== run A ==
## vga
module vga(clk, rst, reset, btnL, btnR, btnD, vga_h_sync, vga_v_sync, vga_R, vga_G, vga_B);
For scale: ~3700 cells after synthesis, ~220 flip-flops, about 16 I/O pins.
==> flow/config.mk <==
export PLATFORM = sky130hd
export DESIGN_NAME = vga
export DESIGN_NICKNAME = vga
export VERILOG_FILES = /design/flow/design.v
export SDC_FILE = /design/flow/constraint.sdc
export NUM_CORES = 4
export LEC_CHECK = 0
export ABC_AREA = 1
export CAP_MARGIN = 20
export CORE_MARGIN = 2
export CORE_UTILIZATION = 72
export CTS_CLUSTER_SIZE = 10
export HOLD_SLACK_MARGIN = 0.27
export PLACE_DENSITY_LB_ADDON = 0.09
export SETUP_SLACK_MARGIN = 1.26
export SLEW_MARGIN = 20
export TNS_END_PERCENT = 5
==> flow/constraint.sdc <==
create_clock -name core_clock -period 7.05 [get_ports {clk}]
set_input_delay 1.4100 -clock core_clock [delete_from_list [all_inputs] [get_ports {clk}]]
set_output_delay 1.4100 -clock core_clock [all_outputs]
set_load 0.01 [all_outputs]
run.sh (not shown) runs the stock make flow with config.mk's settings and CLKGATE_MAP_FILE=.
To summarise run A: no stage aborted, but the layout did not pass its checks, failing on negative setup slack.
Inputs modified between run A and run B:
- a deleted TNS_END_PERCENT that had been 5
- a deleted CTS_CLUSTER_SIZE that had been 10
- a deleted SETUP_SLACK_MARGIN that had been 1.26
- a deleted HOLD_SLACK_MARGIN that had been 0.27
- a deleted PLACE_DENSITY_LB_ADDON that had been 0.09
- a deleted ABC_AREA that had been 1
- a change of CORE_UTILIZATION from 72 to 58
- a change of the clock period (ns, I/O delays scaled along) from 7.05 to 5.83
==> comparison <==
No crash in run B: every stage finished, but the layout fails its final checks due to negative setup slack.
Against run A, cell area in run B rose by a few percent.
Looking at run B and run A, the worst hold slack is a wash.
Compare run B and run A | clock group share of total power higher: run B
[compare] base=run A new=run B: area fraction in and, or, nand and nor cells after synthesis has decreased; fraction of power spent switching nets has decreased; synthesis-to-layout area growth has increased; worst setup slack has decreased; starting density of the core has decreased.
The synthesized cell count in run B was lower than what run A gave.
For run C, these inputs were changed with respect to run B:
- a change of CORE_UTILIZATION from 58 to 21
- a change of the clock period (ns, I/O delays scaled along) from 5.83 to 10.9
--- outcome ---
| run B | all stages done | FAIL | negative setup slack |. Run C completed end to end with timing, DRC and antenna clean. Run C — shortest period the worst path allows 2270 ps higher, run B as reference. Run C — via density per instance 21% lower, run B as reference. Final worst slack, run B and run C, higher one = run C. The run showing the greater number of setup buffers added after CTS is run B. Of run C and run B, it is run C that has the lower peak clock frequency supported by timing. Per the comparison of run C with run B, reported clock group power went down by about 46%; final design area excluding fillers went down by 3.0%; area taken by flip-flops and latches was more or less identical. Run B -> run C: overall via count from detail_route decreased by a few percent. Delta (run C minus run B): area added between synthesis and finish went down 3.4 points; number of clock buffers in the layout rose by 1.
Input-level comparison between run D and run C:
- CORE_MARGIN changed from 2 to 9
- SLEW_MARGIN changed from 20 to 5
- CORE_UTILIZATION changed from 21 to 40
- the clock period (ns, I/O delays scaled along) changed from 10.9 to 10.0
Results
- From run C to run D the numbers moved as follows: number of global-route vias before repair increased by about 4% relative to the old numbers, maximum frequency increased by 0.0023 GHz relative to the old numbers, met2 wire length increased by 7.8% relative to the old numbers, area of all sequential standard cells closely matched the old numbers, part of the total power dissipated in combinational logic increased by 0.2 points relative to the old numbers.
- Run C has higher shortest period the worst path allows than run D.
- When the final numbers for run D and run C were put side by side, the cell area after placement turned out to be smaller in run D.
- Comparing run D against run C, there is no change at all in total congestion overflow after global routing.

== job 6158 ==
vga again, from the RTL that the note above started with.
clock: 9.44 ns
lec_check: 0
cap_margin: 20
cell_pad_in_sites_detail_placement: 2
cell_pad_in_sites_global_placement: 0
core_aspect_ratio: 1.29
core_margin: 2
core_utilization: 17
cts_cluster_size: 56
gpl_routability_driven: 0
min_routing_layer: met2
place_density_lb_addon: 0.05
setup_slack_margin: 0.49
slew_margin: 20
The flow did not stop early for job 6158: all stages ran, and the layout cleared the timing, DRC and antenna checks.
Inputs modified between job 6158 and job 1783:
- MIN_ROUTING_LAYER removed (was met2)
- CELL_PAD_IN_SITES_GLOBAL_PLACEMENT changed from 0 to 2
- GPL_ROUTABILITY_DRIVEN removed (was 0)
- CORE_ASPECT_RATIO removed (was 1.29)
- PLACE_DENSITY_LB_ADDON removed (was 0.05)
- CELL_PAD_IN_SITES_DETAIL_PLACEMENT removed (was 2)
- CTS_CLUSTER_SIZE removed (was 56)
- CORE_UTILIZATION changed from 17 to 40
- SETUP_SLACK_MARGIN removed (was 0.49)
- the clock period (ns, I/O delays scaled along) changed from 9.44 to 8.16
==> results <==
- Job 1783 | status: complete | timing, DRC, antenna: pass
- Post-layout period usage of the worst path came out higher on job 1783 than on job 6158.
- Job 1783: total inserted antenna cells 5 below job 6158
- The worst slew margin relative to its limit reported for job 1783 is greater than that of job 6158 by 5.0 points.
- Delta (job 1783 minus job 6158): overall power after layout rose 210 µW; maximum frequency rose 10%; maximum number of buffers from clock root to sink about even; final cell count without fillers fell 22%.
- Wire length of the first global-routing pass in job 1783 is about 25% below job 6158.
- Part of the total power dissipated in the clock network in job 1783 is 2.2 points lower than in job 6158
Input changes introduced in job 4274 (baseline for comparison: job 1783):
- a deleted CELL_PAD_IN_SITES_GLOBAL_PLACEMENT that had been 2
- an added PLACE_DENSITY of 0.39
- a change of CORE_UTILIZATION from 40 to 72
- a change of the clock period (ns, I/O delays scaled along) from 8.16 to 10.9
--- outcome ---
Job 4274 against job 1783: met3 demand-to-capacity share in global routing now larger, tap cell instance count down 363, number of buffer and inverter instances along the worst setup path shows a reduction of 2. Run comparison: job 4274 group with the largest share of power registers; job 1783 group with the largest share of power the clock network. Summary of job 4274 over job 1783: final standard cell utilization of the core went up 33 points; maximum buffer depth of the clock tree held; combinational share of cell area went up 2.8 points.
> inputs changed (job 4274 -> job 9481)
- SETUP_SLACK_MARGIN: unset -> -0.37
- PLACE_DENSITY: 0.39 -> unset
- CAP_MARGIN: 20 -> 10
- ABC_AREA: unset -> 1
- the clock period (ns, I/O delays scaled along): 10.9 -> 5.53
==> results <==
Job 4274 | status: complete | timing, DRC, antenna: pass
The layout from job 9481, despite a flow that completed every stage, fails the layout checks, with the failing checks listed as negative setup slack.
Critical path depth went up by more than half going from job 4274 to job 9481.
met4 as the top layer reached by signal wires was reported by job 4274, and met5 by job 9481.
In job 9481 relative to job 4274, highest clock frequency the design can meet had gone up by more than a quarter.
Delta (job 9481 minus job 4274): signed area change from the synthesized netlist to the final layout has increased; clock share of power has increased; met1 capacity usage during global routing has decreased; clock buffer and inverter area fraction after layout has increased.
Power figures rest on the tool's default switching activity, not on a simulated workload.
